==> flow/design.v (excerpt) <==
module cpu(
    input clk,
    input reset,
    output [7:0] imem_addr,
    input [18:0] imem_data,
    output [7:0] dmem_addr,
    output [18:0] dmem_wdata,
    output dmem_we,
    input [18:0] dmem_rdata,
    output rf_we,
    output [2:0] rf_waddr,
    output [18:0] rf_wdata
);
    wire [7:0] ret_mux_pc;
    wire [7:0] pc;
    wire pcwrite;
    wire IF_IDwrite;
    wire hazard;
    wire WB_regwrite;
    pc pc_cpu (
        .clk(clk),
        .reset(reset),
        .pcwrite(pcwrite),
        .next_pc(ret_mux_pc),
        .pc(pc)
    );
    wire [18:0] IF_instruction;
    assign imem_addr = pc;
    assign IF_instruction = imem_data;
    wire [7:0] IF_pc_plus_one;
    assign IF_pc_plus_one = pc + 8'd1;
    wire [7:0] ID_pc_plus_one;
    wire [18:0] ID_instruction;
    wire ID_valid;
    wire branch_signal;
    IF_ID IF_ID_cpu (
        .clk(clk),
        .reset(reset),
        .IF_instruction(IF_instruction),
        .IF_IDwrite(IF_IDwrite),
        .IF_pc_plus_one(IF_pc_plus_one),
        .ID_pc_plus_one(ID_pc_plus_one),
        .ID_instruction(ID_instruction),
        .ID_valid(ID_valid)
    );
    wire ID_branch, ID_regwrite, ID_memtoreg, ID_memread, ID_memwrite, ID_alusrc, ID_aluop;
    wire ID_regdist, ID_branchtype, ID_push, ID_pop, ID_ret, ID_jump;
    control control_cpu(
        .opcode(ID_instruction[18:14]),
        .hazard(hazard | ~ID_valid),
        .ID_branch(ID_branch),
        .ID_regwrite(ID_regwrite),
        .ID_memtoreg(ID_memtoreg),
        .ID_memread(ID_memread),
        .ID_memwrite(ID_memwrite),
        .ID_alusrc(ID_alusrc),
        .ID_aluop(ID_aluop),
        .ID_regdist(ID_regdist),
        .ID_branchtype(ID_branchtype),
        .ID_push(ID_push),
        .ID_pop(ID_pop),
        .ID_ret(ID_ret),
        .ID_jump(ID_jump)
    );
    wire [18:0] wd;
    wire [18:0] ID_rd1, ID_rd2;
    wire [2:0] ws;
    wire [2:0] sp;
    wire ID_is_ret = (ID_instruction[18:14] == 5'd6);
    wire ID_is_call = (ID_instruction[18:14] == 5'd5);
  ...
export LEC_CHECK = 0
export CAP_MARGIN = 15
export CELL_PAD_IN_SITES_DETAIL_PLACEMENT = 2
export CELL_PAD_IN_SITES_GLOBAL_PLACEMENT = 3
export CORE_ASPECT_RATIO = 1.11
export CORE_MARGIN = 10
export CORE_UTILIZATION = 28
export CTS_CLUSTER_DIAMETER = 58
export CTS_CLUSTER_SIZE = 56
export GPL_ROUTABILITY_DRIVEN = 1
export HOLD_SLACK_MARGIN = -0.02
export MAX_ROUTING_LAYER = met5
export MIN_ROUTING_LAYER = met2
export PLACE_DENSITY_LB_ADDON = 0.17
export SLEW_MARGIN = 30
export TNS_END_PERCENT = 65
create_clock -name core_clock -period 63.1 [get_ports {clk}]
run.sh (not shown) runs the stock make flow with config.mk's settings and CLKGATE_MAP_FILE=.
The first run went through all stages and came out clean.
Rerun with:
- CAP_MARGIN: 15 -> 20
- CELL_PAD_IN_SITES_DETAIL_PLACEMENT: 2 -> default
- CELL_PAD_IN_SITES_GLOBAL_PLACEMENT: 3 -> default
- CORE_ASPECT_RATIO: 1.11 -> default
- CORE_MARGIN: 10 -> 2
- CORE_UTILIZATION: 28 -> 40
- CTS_CLUSTER_DIAMETER: 58 -> default
- CTS_CLUSTER_SIZE: 56 -> default
- GPL_ROUTABILITY_DRIVEN: 1 -> default
- HOLD_SLACK_MARGIN: -0.02 -> default
- MAX_ROUTING_LAYER: met5 -> default
- MIN_ROUTING_LAYER: met2 -> default
- PLACE_DENSITY_LB_ADDON: 0.17 -> default
- SETUP_SLACK_MARGIN: default -> 5.0
- SLEW_MARGIN: 30 -> 20
- TNS_END_PERCENT: 65 -> default
- clock period: 63.1 -> 37.0 ns (I/O delays scaled with it)
Non-clock buffer count goes up by 318.
Final cell count went down by 3.8%.
Worst setup slack degrades by 12000 ps.
Maximum frequency grows by 38%.
Core utilization increases by 17 points.
Area after synthesis is unchanged.
Cell area is higher by about 7%.
Die size is lower by 36%.
Rerun with:
- CORE_UTILIZATION: 40 -> 56
- CTS_CLUSTER_SIZE: default -> 10
- GPL_TIMING_DRIVEN: default -> 0
- PLACE_DENSITY: default -> 0.71
- SETUP_SLACK_MARGIN: 5.0 -> default
- clock period: 37.0 -> 38.0 ns (I/O delays scaled with it)
With this change the flow reached the layout checks and failed them: setup timing. Non-clock buffer count decreases by 8. Setup slack loses 960 ps. First-iteration DRC count came out higher by 32%. Utilization goes up by 19 points. Design area came out lower by about 1.7%. Routed wire length went up by about 5.6%. Clock-buffer cell count goes up by 16.
Rerun with:
- CORE_UTILIZATION: 56 -> 72
- CTS_CLUSTER_SIZE: 10 -> default
- GPL_TIMING_DRIVEN: 0 -> default
- PLACE_DENSITY: 0.71 -> 0.66
- SETUP_SLACK_MARGIN: default -> 5.0
- clock period: 38.0 -> 20.6 ns (I/O delays scaled with it)
With this change the flow failed in 5_1_grt.
Synthesized area does not change.
Die size went down by about a fifth.
Synthesized cell count does not change.

Starting RTL as in the previous note.
Settings: LEC_CHECK=0, CAP_MARGIN=15, CORE_MARGIN=2, CORE_UTILIZATION=66, SETUP_SLACK_MARGIN=-2.0, SLEW_MARGIN=20; clock period 34.5 ns.
The first run completed and failed the layout checks on setup timing.
==> next run, changes <==
- ABC_AREA: unset -> 1
- CAP_MARGIN: 15 -> 20
- CORE_UTILIZATION: 66 -> 62
- SETUP_SLACK_MARGIN: -2.0 -> unset
- clock period: 34.5 -> 40.0 ns (I/O delays scaled with it)
=> This time the run completed without violations; cell area came out lower by 9.3%; via count is lower by 15%; global-route usage drops by 10 points; critical path depth rises by 125; worst setup slack improves by 4.4 ns; final cell count decreases by 2.4%; flip-flop count is unchanged; utilization shrinks by 11 points; die area grows by 3.9%; maximum frequency drops by 3.0%.
==> next run, changes <==
- ABC_AREA: 1 -> unset
- CORE_UTILIZATION: 62 -> 72
- CTS_CLUSTER_SIZE: unset -> 63
- PLACE_DENSITY: unset -> 0.67
- SETUP_SLACK_MARGIN: unset -> 4.21
- clock period: 40.0 -> 16.8 ns (I/O delays scaled with it)
After rerunning:
- With this change the flow stopped in global routing (5_1_grt) (GRT-0116)
- die area drops by 12%
- area after synthesis went up by 2.4%
- synthesized cell count decreases by 5.5%
==> next run, changes <==
- ABC_AREA: unset -> 1
- CORE_UTILIZATION: 72 -> 56
- CTS_CLUSTER_DIAMETER: unset -> 241
- CTS_CLUSTER_SIZE: 63 -> unset
- PLACE_DENSITY: 0.67 -> unset
- SETUP_SLACK_MARGIN: 4.21 -> unset
- clock period: 16.8 -> 28.0 ns (I/O delays scaled with it)
Result:
- With this change the flow finished with setup timing left
- synthesized cell count goes up by 5.8%
- synthesized area goes down by 2.4%
- die area goes up by 25%
==> next run, changes <==
- CORE_UTILIZATION: 56 -> 62
- CTS_CLUSTER_DIAMETER: 241 -> unset
- CTS_CLUSTER_SIZE: unset -> 96
- clock period: 28.0 -> 17.9 ns (I/O delays scaled with it)
Now the flow failed in global routing (5_1_grt) with GRT-0232. Area after synthesis stays the same. Die size falls by roughly a tenth. Synthesized cell count is unchanged.
==> next run, changes <==
- ABC_AREA: 1 -> unset
- CORE_UTILIZATION: 62 -> 66
- CTS_CLUSTER_SIZE: 96 -> 63
- clock period: 17.9 -> 16.8 ns (I/O delays scaled with it)
Outcome:
- The new run aborted during global routing (5_1_grt) on GRT-0232
- die size shrinks by a few percent
- synthesized area rose by a few percent
- synthesized cell count is lower by a few percent
